==> wip/willow <==
## rgb2hsv
module rgb2hsv(
        input clock,
        input reset_n,
        input in_valid,
        input [7:0] in_red,
        input [7:0] in_green,
        input [7:0] in_blue,
        input in_visual,
        input in_done,
        output out_valid,
        output [7:0] out_red,
        output [7:0] out_green,
        output [7:0] out_blue,
        output [7:0] out_hue,
        output [7:0] out_saturation,
        output [7:0] out_brightness,
        output out_visual,
        output out_done
    );
Settings: LEC_CHECK=0, ABC_AREA=1, CAP_MARGIN=5, CORE_MARGIN=2, CORE_UTILIZATION=31, CTS_CLUSTER_SIZE=38, GPL_ROUTABILITY_DRIVEN=0, MIN_ROUTING_LAYER=met1, PLACE_DENSITY_LB_ADDON=0.05, SETUP_SLACK_MARGIN=5.0, SLEW_MARGIN=10; clock period 97.4 ns.
run.sh (not shown) runs the stock make flow with config.mk's settings and CLKGATE_MAP_FILE=.
==> wip/violet: changes against wip/willow <==
==> flow/config.mk (replaced) <==
export PLATFORM = sky130hd
export DESIGN_NAME = rgb2hsv
export DESIGN_NICKNAME = rgb2hsv
export VERILOG_FILES = /design/flow/design.v
export SDC_FILE = /design/flow/constraint.sdc
export NUM_CORES = 4
export LEC_CHECK = 0
export CAP_MARGIN = 20
export CORE_MARGIN = 2
export CORE_UTILIZATION = 68
export CTS_CLUSTER_DIAMETER = 80
export MAX_ROUTING_LAYER = met4
export SLEW_MARGIN = 20
export TNS_END_PERCENT = 5
==> flow/constraint.sdc (replaced) <==
create_clock -name core_clock -period 71.7 [get_ports {clock}]
set_input_delay 14.3400 -clock core_clock [delete_from_list [all_inputs] [get_ports {clock}]]
set_output_delay 14.3400 -clock core_clock [all_outputs]
set_load 0.01 [all_outputs]
==> wip/onyx: changes against wip/willow <==
==> flow/config.mk (replaced) <==
export PLATFORM = sky130hd
export DESIGN_NAME = rgb2hsv
export DESIGN_NICKNAME = rgb2hsv
export VERILOG_FILES = /design/flow/design.v
export SDC_FILE = /design/flow/constraint.sdc
export NUM_CORES = 4
export LEC_CHECK = 0
export ABC_AREA = 1
export CAP_MARGIN = 20
export CORE_MARGIN = 2
export CORE_UTILIZATION = 72
export CTS_CLUSTER_SIZE = 34
export PLACE_DENSITY_LB_ADDON = 0.26
export SLEW_MARGIN = 20
==> flow/constraint.sdc (replaced) <==
create_clock -name core_clock -period 60.8 [get_ports {clock}]
set_input_delay 12.1600 -clock core_clock [delete_from_list [all_inputs] [get_ports {clock}]]
set_output_delay 12.1600 -clock core_clock [all_outputs]
set_load 0.01 [all_outputs]
==> notes.md <==
Observations from the implementation run.

Logic synthesis:
- Per the synthesis report, the simple-gate share of the synthesized area is 0.3793.
- The run gives the yosys cell count as 6,529.
- The run puts the fraction of post-synthesis cell area in the top cell type by area at 0.1424.
- The run gives the synthesized instance count as 6,529.
- The run puts the mean cell area of the mapped netlist at between 6 and 7 µm².

GRT:
- The run puts the maximum number of pins on one net before global-route repair at between 80 and 90.
- For met1 alone, demand over resource in global routing was 0.2398.

Routing:
- The detailed router reported a total wirelength of ~130 mm.
- The run puts the average via count per standard cell at 4.660.

Worst setup path:
- The run gives the worst-path maximum fanout as 33.
- The run puts the number of buffer and inverter stages on the critical path at 81.

Outcome:
- The run finished with no timing, DRC or antenna violations.

Placement:
- The run gives the half-perimeter wire length after placement as about 100 mm.

Cells and area:
- The run gives the area occupied by multi-input gates as ~31,000 µm².
- The run puts the number of nets in the final layout at ~7,100.

Worst hold path:
- The worst hold path passes through 2 cells.

Clock tree:
- Post-CTS repair ended up resizing 0 cells.
Source of the figures above: wip/willow

==> notes.md <==
Observations from the implementation run.

Outcome:
- The flow ran to the end, but the layout failed its checks.
- The checks that failed were negative setup slack.

Cells and area:
- The run gives the area occupied by multi-input gates as roughly 33,000 µm².
- The run puts the number of nets in the final layout at 7,463.

Logic synthesis:
- The run puts the simple-gate area share of the yosys netlist at 0.3793.
- The run gives the fraction of post-synthesis cell area in the top cell type by area as 0.1424.
- Yosys stat counts between 6,000 and 7,000 cells in the synthesized netlist.
- Per the post-synthesis report, the number of cells in the design is ~6,500.

Placement:
- For this run the detailed placement stage logged an HPWL of approximately 92 mm.

STA:
- The run gives the final tally of setup violations as 3.
- The run puts the minimum setup slack in the final design at -3.762 ns.

Routing:
- The run gives the routed wire length as approximately 150 mm.
- The run gives the average via count per standard cell as 6.146.

GRT:
- Entering global routing, the biggest net connects around 130 pins.
- The run gives the met1 demand-to-capacity share in global routing as 0.4158.

Worst hold path:
- The run gives the worst hold path stage count as 2.

Clock tree:
- The run gives the post-cts repair resize count as 22.

Worst setup path:
- The run gives the number of buffer and inverter stages on the critical path as around 87.
- The run puts the worst-path maximum fanout at 10.
Source of the figures above: wip/onyx

==> notes.md <==
Observations from the implementation run.

Routing:
- The run puts the routed wire length at about 110 mm.
- Dividing the detail-routed via count by the number of cells gives between 6 and 7.

GRT:
- For met1 alone, demand over resource in global routing was 0.4602.
- The run puts the maximum number of pins on one net before global-route repair at slightly below 90.

Placement:
- The run puts the half-perimeter wire length after placement at around 78 mm.

Worst setup path:
- The run gives the worst-path maximum fanout as 9.

Outcome:
- The run finished with no timing, DRC or antenna violations.

Cells and area:
- The run gives the number of nets in the final layout as ~5,500.

Clock tree:
- The run puts the post-cts repair resize count at 9.

Logic synthesis:
- The run puts the synthesized instance count at approximately 4,700.
- The share of synthesized area in the top cell type comes to 0.1691.
- The run puts the mean cell area of the mapped netlist at slightly below 8 µm².
Source of the figures above: wip/violet


========
==> inputs of try-tundra <==
==> flow/design.v <==
module rgb2hsv(
        input clock,
        input reset_n,
        input in_valid,
        input [7:0] in_red,
        input [7:0] in_green,
        input [7:0] in_blue,
        input in_visual,
        input in_done,
        output out_valid,
        output [7:0] out_red,
        output [7:0] out_green,
        output [7:0] out_blue,
        output [7:0] out_hue,
        output [7:0] out_saturation,
        output [7:0] out_brightness,
        output out_visual,
        output out_done
    );
    reg valid1;
    reg [7:0] red1;
    reg [7:0] green1;
    reg [7:0] blue1;
    reg visual1;
    reg done1;
    reg [7:0] max_value1;
    reg [1:0] max_index1;
    reg [7:0] min_value1;
    reg [1:0] min_index1;
    always @(posedge clock)
    begin
        if (reset_n) begin
            valid1 <= in_valid;
            red1[7:0] <= in_red[7:0];
            green1[7:0] <= in_green[7:0];
            blue1[7:0] <= in_blue[7:0];
            visual1 <= in_visual;
            done1 <= in_done;
            if (in_red >= in_green) begin
                if (in_red >= in_blue) begin
                    max_value1[7:0] <= in_red[7:0];
                    max_index1[1:0] <= 1;
                end
                else begin
                    max_value1[7:0] <= in_blue[7:0];
                    max_index1[1:0] <= 3;
                end
            end
            else begin
                if (in_blue >= in_green) begin
                    max_value1[7:0] <= in_blue[7:0];
                    max_index1[1:0] <= 3;
                end
                else begin
                    max_value1[7:0] <= in_green[7:0];
                    max_index1[1:0] <= 2;
                end
            end
            if (in_red < in_green) begin
                if (in_red < in_blue) begin
                    min_value1[7:0] <= in_red[7:0];
                    min_index1[1:0] <= 1;
                end
                else begin
                    min_value1[7:0] <= in_blue[7:0];
                    min_index1[1:0] <= 3;
                end
            end
            else begin
                if (in_blue < in_green) begin
                    min_value1[7:0] <= in_blue[7:0];
                    min_index1[1:0] <= 3;
                end
                else begin
                    min_value1[7:0] <= in_green[7:0];
                    min_index1[1:0] <= 2;
                end
            end
        end 
        else begin
            valid1 <= 1'b0;
            red1[7:0] <= 8'b0;
            green1[7:0] <= 8'b0;
            blue1[7:0] <= 8'b0;
            visual1 <= 1'b0;
            done1 <= 1'b0;
            max_value1[7:0] <= 8'd0;
            max_index1[1:0] <= 2'd0; 
            min_value1[7:0] <= 8'd0; 
            min_index1[1:0] <= 2'd0;
        end
    end
    reg valid2;
    reg [7:0] red2;
    reg [7:0] green2;
    reg [7:0] blue2;
    reg visual2;
    reg done2;
    reg [7:0] dif2;
    reg [7:0] max_value2;
    reg [1:0] max_index2;
    reg [7:0] min_value2;
    reg [1:0] min_index2;
    always @(posedge clock)
    begin
        if (reset_n) begin
            valid2 <= valid1;
            red2[7:0] <= red1[7:0];
            green2[7:0] <= green1[7:0];
            blue2[7:0] <= blue1[7:0];
            visual2 <= visual1;
            done2 <= done1;
            dif2[7:0] <= max_value1[7:0] - min_value1[7:0];
            max_value2[7:0] <= max_value1[7:0];
            max_index2[1:0] <= max_index1[1:0];
            min_value2[7:0] <= min_value1[7:0];
            min_index2[1:0] <= min_index1[1:0];
        end 
        else begin
            valid2 <= 1'b0;
            red2[7:0] <= 8'b0;
            green2[7:0] <= 8'b0;
            blue2[7:0] <= 8'b0;
            visual2 <= 1'b0;
            done2 <= 1'b0;
            dif2[7:0] <= 8'd0;
            max_value2[7:0] <= 8'd0;
            max_index2[1:0] <= 2'd0;
            min_value2[7:0] <= 8'd0; 
            min_index2[1:0] <= 2'd0;
        end
    end
    reg valid3;
    reg [7:0] red3;
    reg [7:0] green3;
    reg [7:0] blue3;
    reg visual3;
    reg done3;
    reg [11:0] hue3;
    reg [7:0] dif3;
    reg [7:0] max_value3;
    reg [1:0] max_index3;
    reg [7:0] min_value3;
    reg [1:0] min_index3;
    always @(posedge clock)
    begin
        if (reset_n) begin
            valid3 <= valid2;
            red3[7:0] <= red2[7:0];
            green3[7:0] <= green2[7:0];
            blue3[7:0] <= blue2[7:0];
            visual3 <= visual2;
            done3 <= done2;
            dif3[7:0] <= dif2[7:0];
            max_value3[7:0] <= max_value2[7:0];
            max_index3[1:0] <= max_index2[1:0];
            min_value3[7:0] <= min_value2[7:0];
            min_index3[1:0] <= min_index2[1:0];
            if (dif2 > 0) begin
                if (max_index2 == 1) begin
                    if (green2 < blue2) begin
                        hue3[11:0] <= ((blue2 - green2) << 4);
                    end
                    else begin
                        hue3[11:0] <= ((green2 - blue2) << 4);
                    end
                end
                if (max_index2 == 2) begin
                    if (blue2 < red2) begin
                        hue3[11:0] <= ((red2 - blue2) << 4);
                    end
                    else begin
                        hue3[11:0] <= ((blue2 - red2) << 4);
                    end
                end
                if (max_index2 == 3) begin
                    if (red2 < green2) begin
                        hue3[11:0] <= ((green2 - red2) << 4);
                    end
                    else begin
                        hue3[11:0] <= ((red2 - green2) << 4);
                    end
                end
            end
            else begin
                hue3[11:0] <= 12'd0;             
            end
        end
        else begin
            valid3 <= 1'b0;
            red3[7:0] <= 8'b0;
            green3[7:0] <= 8'b0;
            blue3[7:0] <= 8'b0;
            visual3 <= 1'b0;
            done3 <= 1'b0;
            hue3[11:0] <= 12'd0;
            dif3[7:0] <= 8'd0;
            max_value3[7:0] <= 8'd0;
            max_index3[1:0] <= 2'd0;
            min_value3[7:0] <= 8'd0;
            min_index3[1:0] <= 2'd0;
        end
    end
    reg valid4;
    reg [7:0] red4;
    reg [7:0] green4;
    reg [7:0] blue4;
    reg visual4;
    reg done4;
    reg [11:0] hue4;
    reg [7:0] dif4;
    reg [7:0] max_value4;
    reg [1:0] max_index4;
    always @(posedge clock)
    begin
        if (reset_n) begin
            valid4 <= valid3;
            red4[7:0] <= red3[7:0];
            green4[7:0] <= green3[7:0];
            blue4[7:0] <= blue3[7:0];
            visual4 <= visual3;
            done4 <= done3;          
            dif4[7:0] <= dif3[7:0];
            max_value4[7:0] <= max_value3[7:0];
            max_index4 <= max_index3;
            hue4[11:0] <= (hue3 / dif3);
        end
        else begin
            valid4 <= 1'b0;
            red4[7:0] <= 8'b0;
            green4[7:0] <= 8'b0;
            blue4[7:0] <= 8'b0;
            visual4 <= 1'b0;
            done4 <= 1'b0;
            hue4[11:0] <= 12'd0;
            dif4[7:0] <= 8'd0;
            max_value4 <= 8'd0;
            max_index4[1:0] <= 2'd0;
        end
    end
    reg valid5;
    reg [7:0] red5;
    reg [7:0] green5;
    reg [7:0] blue5;
    reg visual5;
    reg done5;
    reg [11:0] hue5;
    reg [7:0] dif5;
    reg [7:0] max_value5;
    always @(posedge clock)
    begin
        if (reset_n) begin
            valid5 <= valid4;
            red5[7:0] <= red4[7:0];
            green5[7:0] <= green4[7:0];
            blue5[7:0] <= blue4[7:0];
            visual5 <= visual4;
            done5 <= done4;
            dif5[7:0] <= dif4[7:0];
            max_value5[7:0] <= max_value4[7:0];
            if (dif4 > 0) begin
                if (max_index4 == 1) begin
                    if (green4 < blue4) begin
                        hue5[11:0] <= 96 - hue4;
                    end
                    else begin
                        hue5[11:0] <= 0 + hue4;
                    end
                end
                if (max_index4 == 2) begin
                    if (blue4 < red4) begin
                        hue5[11:0] <= 32 - hue4;
                    end
                    else begin
                        hue5[11:0] <= 32 + hue4;
                    end
                end
                if (max_index4 == 3) begin
                    if (red4 < green4) begin
                        hue5[11:0] <= 64 - hue4;
                    end
                    else begin
                        hue5[11:0] <= 64 + hue4;
                    end
                end
            end
            else begin
                hue5[11:0] <= 12'd0;             
            end
        end
        else begin
            valid5 <= 1'b0;
            red5[7:0] <= 8'b0;
            green5[7:0] <= 8'b0;
            blue5[7:0] <= 8'b0;
            visual5 <= 1'b0;
            done5 <= 1'b0;
            dif5[7:0] <= 8'd0;
            max_value5[7:0] <= 8'd0;
            hue5[11:0] <= 12'd0;
        end
    end
    reg valid;
    reg [7:0] red;
    reg [7:0] green;
    reg [7:0] blue;
    reg visual;
    reg done;
    reg [18:0] hue;
    reg [7:0] saturation;
    reg [7:0] max_value;
    always @(posedge clock)
    begin
        if (reset_n) begin
            valid <= valid5;
            red[7:0] <= red5[7:0];
            green[7:0] <= green5[7:0];
            blue[7:0] <= blue5[7:0];
            visual <= visual5;
            done <= done5;
            max_value[7:0] <= max_value5[7:0];
            hue[18:0] <= (85 * hue5);
            if (max_value5 == 0) begin
                saturation[7:0] <= 8'd0;
            end
            else begin
                saturation[7:0] <= 255 * dif5 / max_value5;
            end
        end
        else begin 
            valid <= 1'b0;
            red[7:0] <= 8'b0;
            green[7:0] <= 8'b0;
            blue[7:0] <= 8'b0;
            visual <= 1'b0;
            done <= 1'b0;
            max_value[7:0] <= 8'd0;
            hue[18:0] <= 19'd0;
            saturation [7:0] <= 8'd0;
        end
    end
    assign out_valid = valid;
    assign out_red[7:0] = red[7:0];
    assign out_green[7:0] = green[7:0];  
    assign out_blue[7:0] = blue[7:0];
    assign out_hue[7:0] = hue[12:5];
    assign out_saturation[7:0] = saturation[7:0];
    assign out_brightness[7:0] = max_value[7:0];
    assign out_visual = visual;
    assign out_done = done;
endmodule
==> flow/run.sh <==
#!/bin/bash
# the make line also repeats each setting of config.mk as NAME=value (left out here)
make -C /OpenROAD-flow-scripts/flow DESIGN_CONFIG=/design/flow/config.mk WORK_HOME=/design/flow/orfs CLKGATE_MAP_FILE= finish
==> flow/config.mk <==
export PLATFORM = sky130hd
export DESIGN_NAME = rgb2hsv
export DESIGN_NICKNAME = rgb2hsv
export VERILOG_FILES = /design/flow/design.v
export SDC_FILE = /design/flow/constraint.sdc
export NUM_CORES = 4
export LEC_CHECK = 0
export CAP_MARGIN = 30
export CELL_PAD_IN_SITES_GLOBAL_PLACEMENT = 3
export CORE_ASPECT_RATIO = 1.16
export CORE_MARGIN = 2
export CORE_UTILIZATION = 40
export CTS_CLUSTER_SIZE = 35
export GPL_ROUTABILITY_DRIVEN = 1
export MIN_ROUTING_LAYER = met2
export PLACE_DENSITY_LB_ADDON = 0.05
export SETUP_SLACK_MARGIN = 5.0
export SLEW_MARGIN = 40
export TNS_END_PERCENT = 60
==> flow/constraint.sdc <==
create_clock -name core_clock -period 80.0 [get_ports {clock}]
set_input_delay 16.0000 -clock core_clock [delete_from_list [all_inputs] [get_ports {clock}]]
set_output_delay 16.0000 -clock core_clock [all_outputs]
set_load 0.01 [all_outputs]
==> try-garnet: changes against try-tundra <==
==> flow/config.mk (replaced) <==
export PLATFORM = sky130hd
export DESIGN_NAME = rgb2hsv
export DESIGN_NICKNAME = rgb2hsv
export VERILOG_FILES = /design/flow/design.v
export SDC_FILE = /design/flow/constraint.sdc
export NUM_CORES = 4
export LEC_CHECK = 0
export ABC_AREA = 1
export CAP_MARGIN = 15
export CORE_MARGIN = 2
export CORE_UTILIZATION = 72
export CTS_CLUSTER_DIAMETER = 301
export CTS_CLUSTER_SIZE = 15
export SLEW_MARGIN = 20
==> flow/constraint.sdc (replaced) <==
create_clock -name core_clock -period 67.8 [get_ports {clock}]
set_input_delay 13.5600 -clock core_clock [delete_from_list [all_inputs] [get_ports {clock}]]
set_output_delay 13.5600 -clock core_clock [all_outputs]
set_load 0.01 [all_outputs]
==> try-yarrow: changes against try-tundra <==
==> flow/config.mk (replaced) <==
export PLATFORM = sky130hd
export DESIGN_NAME = rgb2hsv
export DESIGN_NICKNAME = rgb2hsv
export VERILOG_FILES = /design/flow/design.v
export SDC_FILE = /design/flow/constraint.sdc
export NUM_CORES = 4
export LEC_CHECK = 0
export CAP_MARGIN = 15
export CORE_MARGIN = 2
export CORE_UTILIZATION = 72
export SLEW_MARGIN = 20
==> flow/constraint.sdc (replaced) <==
create_clock -name core_clock -period 67.8 [get_ports {clock}]
set_input_delay 13.5600 -clock core_clock [delete_from_list [all_inputs] [get_ports {clock}]]
set_output_delay 13.5600 -clock core_clock [all_outputs]
set_load 0.01 [all_outputs]
==> notes <==
- Against try-tundra, the via count of try-yarrow is lower by 22%.
- try-yarrow finished but fails on setup timing. try-tundra passed the timing, DRC and antenna checks. try-garnet went through all stages and came out clean.
- Clock-buffer cell count, highest first: try-tundra, try-yarrow, try-garnet.
- Flip-flop count is the same in try-tundra and try-yarrow.
- Between try-yarrow and try-tundra, the lower non-clock buffer count is in try-tundra (gap 146).
- In critical path depth, try-yarrow and try-tundra do not differ.
- In try-garnet the final cell count is higher than in try-yarrow, by 30%.
- Between try-yarrow and try-tundra, the lower first-iteration DRC count is in try-yarrow (gap about 44%, measured against try-tundra).
- The highest routed wire length belongs to try-tundra, the lowest to try-garnet.
- In try-garnet the die area is smaller than in try-tundra, by 34%.
- In synthesized cell count, try-tundra and try-yarrow do not differ.
==> figures <==
metric                                                               try-garnet               try-tundra       try-yarrow
Layout clock buffer count                                                    24                       47               37
Sequential Area                                                    0.006127 mm²             0.006135 mm²     0.006127 mm²
Later-pin clock latency in the skew report                              0.57 ns                  0.61 ns          0.60 ns
Number of global-route vias before repair                                39.18k                   51.84k           36.47k
Crit path buffers/inverters                                                  89                       19               18
M1 wire length                                                         45820 µm                     0 µm         44310 µm
Number of cells in the yosys synthesis report                              6529                     4675             4675
Taps Inserted                                                               773                     1200              672
Multiplexer share of the synthesized area                              0.09309%                   4.200%           4.200%
Final number of setup-violating endpoints                                     0                        0                1
Number of unique standard cell types used by synthesis                       85                      141              141
Post-synthesis compound-gate area fraction                               13.59%                   25.00%           25.00%
Max Fclk                                                              15.65 MHz                14.04 MHz        14.34 MHz
Result of the run                                       complete, no violations  complete, no violations  failed layout checks
Violated checks                                                               -                        -     setup timing
Detailed Place HPWL                                                    87070 µm                 91800 µm         79890 µm
Layout inverter count without the clock tree                               1251                      268              268
Fraction of met2 tracks used by global routing                           62.32%                   48.14%           69.48%
Detailed-route wire length per cell                                    14.96 µm                 19.91 µm         19.87 µm
Hold path startpoint                                              max_value4[7]            max_value2[3]    max_value4[6]
Most Frequent Cell on Critical Path                                     nand2_1                   o21a_1           o21a_1
XOR/XNOR share of the synthesized area                                   5.335%                   4.973%           4.973%
